## exp/indigo
Design LASER, start of the top module:
module LASER (
	input CLK,
	input RST,
	input [3:0] X,
	input [3:0] Y,
	output reg [3:0] C1X,
	output reg [3:0] C1Y,
	output reg [3:0] C2X,
	output reg [3:0] C2Y,
	output DONE
);
==> flow/config.mk <==
export PLATFORM = sky130hd
export DESIGN_NAME = LASER
export DESIGN_NICKNAME = LASER
export VERILOG_FILES = /design/flow/design.v
export SDC_FILE = /design/flow/constraint.sdc
export NUM_CORES = 4
export LEC_CHECK = 0
export ABC_AREA = 1
export CAP_MARGIN = 20
export CORE_MARGIN = 3
export CORE_UTILIZATION = 41
export CTS_CLUSTER_DIAMETER = 56
export GPL_TIMING_DRIVEN = 1
export MAX_ROUTING_LAYER = met4
export PLACE_DENSITY_LB_ADDON = 0.25
export SLEW_MARGIN = 35
==> flow/constraint.sdc <==
create_clock -name core_clock -period 5.74 [get_ports {CLK}]
set_input_delay 1.1480 -clock core_clock [delete_from_list [all_inputs] [get_ports {CLK}]]
set_output_delay 1.1480 -clock core_clock [all_outputs]
set_load 0.01 [all_outputs]
run.sh (not shown) runs the stock make flow with config.mk's settings and CLKGATE_MAP_FILE=.
exp/indigo: all stages done; final checks FAILED (negative setup slack).
> inputs changed (exp/indigo -> exp/umber)
==> flow/config.mk <==
export PLATFORM = sky130hd
export DESIGN_NAME = LASER
export DESIGN_NICKNAME = LASER
export VERILOG_FILES = /design/flow/design.v
export SDC_FILE = /design/flow/constraint.sdc
export NUM_CORES = 4
export LEC_CHECK = 0
export CAP_MARGIN = 20
export CORE_MARGIN = 2
export CORE_UTILIZATION = 40
export SETUP_SLACK_MARGIN = 2.52
export SLEW_MARGIN = 20
==> flow/constraint.sdc <==
create_clock -name core_clock -period 8.78 [get_ports {CLK}]
set_input_delay 1.7560 -clock core_clock [delete_from_list [all_inputs] [get_ports {CLK}]]
set_output_delay 1.7560 -clock core_clock [all_outputs]
set_load 0.01 [all_outputs]
==> results <==
exp/umber: overall chip area is 4.3% lower than what exp/indigo reported.
There was hardly any difference in flip-flop and latch count after synthesis between exp/indigo and exp/umber.
exp/indigo reports its end point of the critical path as Cover[3] while exp/umber reports Cover[4].
exp/umber: full flow OK, the timing, DRC and antenna checks passed
Compare exp/indigo and exp/umber | share of total power in the clock network higher: exp/umber
exp/umber against exp/indigo: final critical-path required period has increased; total length of routed wires has decreased; count of boundary I/O pins has remained practically unchanged; instance count of the mapped netlist has decreased.

========
Starting RTL as in the previous note.
## LASER
module LASER (
	input CLK,
	input RST,
	input [3:0] X,
	input [3:0] Y,
	output reg [3:0] C1X,
	output reg [3:0] C1Y,
	output reg [3:0] C2X,
	output reg [3:0] C2Y,
	output DONE
);
Settings: LEC_CHECK=0, CAP_MARGIN=20, CORE_MARGIN=2, CORE_UTILIZATION=72, CTS_CLUSTER_DIAMETER=58, CTS_CLUSTER_SIZE=35, PLACE_DENSITY_LB_ADDON=0.0, SETUP_SLACK_MARGIN=0.97, SLEW_MARGIN=20; clock period 7.62 ns.
The first run reached the layout checks and failed them: setup timing.
Edit:
CORE_ASPECT_RATIO = 0.5   (was default)
CORE_UTILIZATION = 68   (was 72)
CTS_CLUSTER_DIAMETER = default   (was 58)
CTS_CLUSTER_SIZE = 27   (was 35)
SETUP_SLACK_MARGIN = 1.41   (was 0.97)
clock period = 4.88 ns   (was 7.62 ns; I/O delays follow)
The new run finished but fails on setup timing.
Utilization shrinks by 4.2 points.
Sequential share of layout area is about the same.
Routed wire length grows by about 8%.
Clock skew shrinks by 42 ps.
Total power grows by about 60%.
Edit:
CORE_ASPECT_RATIO = default   (was 0.5)
CORE_UTILIZATION = 69   (was 68)
clock period = 5.2 ns   (was 4.88 ns; I/O delays follow)
=> The new run finished but failed the layout checks on setup timing. Clock-buffer cell count rises by 7. Hold slack degrades by 13 ps. First-iteration DRC count falls by 40%. Wire length falls by 17%. Setup slack improves by 750 ps. Final area barely changes. Non-clock buffer count falls by 25. Critical path depth rises by 2.
Edit:
CORE_UTILIZATION = 56   (was 69)
CTS_CLUSTER_SIZE = default   (was 27)
PLACE_DENSITY_LB_ADDON = default   (was 0.0)
SETUP_SLACK_MARGIN = default   (was 1.41)
clock period = 4.99 ns   (was 5.2 ns; I/O delays follow)
After rerunning: The new run completed, yet does not pass: setup timing. Synthesized area stays the same. Cell area came out higher by a few percent. Clock-buffer cell count came out higher by 3. Hold slack is better by 11 ps. Maximum frequency came out higher by a few percent. Register-to-register slack is worse by 20 ps.

========
LASER again, from the RTL that the note above started with.
// LASER
module LASER (
	input CLK,
	input RST,
	input [3:0] X,
	input [3:0] Y,
	output reg [3:0] C1X,
	output reg [3:0] C1Y,
	output reg [3:0] C2X,
	output reg [3:0] C2Y,
	output DONE
);
parameter State_Data_Read									= 0,
					State_Calculate_Cover 					= 1,
					State_Next_Circle 							= 2,
					State_Refresh_Max_Cover_Circle	= 3,
					State_Data_Out 									= 4;
reg [2:0] State;
reg [3:0] DATA [39:0][1:0];  
reg [3:0] CNT_X,CNT_Y;
reg [5:0] CNT;
reg [2:0] STEP_CNT;
reg [6:0] ITER;  
reg [8:0] Calculate_REG;
reg [3:0] Distance1,Distance2,Distance3,Distance4;
reg S;
wire [3:0] Set_Circle [1:0];
reg [5:0] Max_Cover,Cover;
reg [3:0] Max_Cover_X,Max_Cover_Y;
reg inC1,inC2;
reg [7:0] sqrd1,sqrd2,sqrd3,sqrd4;
assign Set_Circle[0] = S ? C1X:C2X;
assign Set_Circle[1] = S ? C1Y:C2Y;
assign DONE = State== State_Data_Out ? 1'b1:1'b0;
always@(posedge CLK or posedge RST)begin
	if(RST)begin
		State <= State_Data_Read;	
		S<=0;
		{CNT_Y,CNT_X} <= 0;
		CNT <= 0;
		STEP_CNT <= 0;
		ITER <= 0;
		{Cover,Max_Cover} <= 0;
		{C1X,C1Y,C2X,C2Y} <= 0;
		{Max_Cover_Y,Max_Cover_X} <= 0; 
	end
	else begin
		case(State)
			State_Data_Read								:begin
				if(CNT>=39) begin
					State <= State_Calculate_Cover;
					CNT <= 0;
				end
				else CNT <= CNT+1;
				DATA[CNT][0] <= X;
				DATA[CNT][1] <= Y;
			end
			State_Calculate_Cover 				:begin  
				if(CNT>=39)begin
					State <= State_Next_Circle;
					CNT <= 0;
				end
				else begin
					CNT <= CNT+1;
				end
				if(inC1||inC2)begin
					Cover <= Cover+1;
				end
			end
			State_Next_Circle 						:begin  
				if(Cover>=Max_Cover)begin
					Max_Cover <= Cover;
					Max_Cover_Y <= CNT_Y;
					Max_Cover_X <= CNT_X;
				end
				if(Cover<=3)begin
					if(CNT_Y==15 && (CNT_X+10)>15)begin
						State <= State_Refresh_Max_Cover_Circle;
						CNT_Y <= 0;
						CNT_X <= 0;
					end
					else if((CNT_X+10)>15)begin
						CNT_Y <= CNT_Y+1;
						CNT_X <= 0;
						State <= State_Calculate_Cover;
					end
					else begin
						CNT_X <= CNT_X+10;
						State <= State_Calculate_Cover;
					end
				end
				else if(Cover<=10)begin
					if(CNT_Y==15 && (CNT_X+7)>15)begin
						State <= State_Refresh_Max_Cover_Circle;
						CNT_Y <= 0;
						CNT_X <= 0;
					end
					else if((CNT_X+7)>15)begin
						CNT_Y <= CNT_Y+1;
						CNT_X <= 0;
						State <= State_Calculate_Cover;
					end
					else begin
						CNT_X <= CNT_X+7;
  ...
Settings: LEC_CHECK=0, CAP_MARGIN=20, CORE_MARGIN=2, CORE_UTILIZATION=64, SETUP_SLACK_MARGIN=1.7, SLEW_MARGIN=20; clock period 6.3 ns.
The starting point ran to the end with violations: negative setup slack.
Change:
Settings changed: CORE_UTILIZATION 64 to 72, CTS_CLUSTER_SIZE set to 27, PLACE_DENSITY_LB_ADDON set to 0.0, SETUP_SLACK_MARGIN 1.7 to 0.62.
Clock period 6.3 ns to 8.09 ns, I/O delays scaled along.
The new run completed, yet does not pass: negative setup slack.
Count of clock-buffer cells in the layout came out lower by 10.
Sequential power came out lower by 22%.
Routed wire length came out higher by about 14%.
Non-clock buffer count came out lower by 50.
Total power came out lower by about 21%.
Final area came out lower by about 1.4%.
Via count came out higher by about 7%.
Change:
Settings changed: ABC_AREA set to 1, CELL_PAD_IN_SITES_DETAIL_PLACEMENT set to 0, CORE_ASPECT_RATIO set to 0.97, CTS_CLUSTER_SIZE 27 to 40, MAX_ROUTING_LAYER set to met5, PLACE_DENSITY_LB_ADDON 0.0 to unset, SETUP_SLACK_MARGIN 0.62 to unset, TNS_END_PERCENT set to 75.
Clock period 8.09 ns to 13.7 ns, I/O delays scaled along.
The changed run finished clean.
Critical path depth decreases by 1.
Via count grows by 4.3%.
Global-route usage drops by 8.2 points.
Worst setup slack gains 5.3 ns.
Total power shrinks by 41%.
Utilization shrinks by 11 points.
Final area shrinks by 7.1%.
Clock skew is higher by 0.025 ns.
Change:
Settings changed: ABC_AREA 1 to unset, CELL_PAD_IN_SITES_DETAIL_PLACEMENT 0 to unset, CORE_ASPECT_RATIO 0.97 to unset, CORE_UTILIZATION 72 to 65, CTS_CLUSTER_DIAMETER set to 57, CTS_CLUSTER_SIZE 40 to 64, MAX_ROUTING_LAYER met5 to unset, SETUP_SLACK_MARGIN set to -0.57, TNS_END_PERCENT 75 to unset.
Clock period 13.7 ns to 7.18 ns, I/O delays scaled along.
=> The changed run finished with negative setup slack left; final cell count is lower by 19%; sequential power is higher by 91%; synthesized area is lower by 5.1%; routed wire length is higher by 1.5%; critical path depth is lower by 5; die size is higher by 5.0%.
Power and IR drop assume default switching activity.
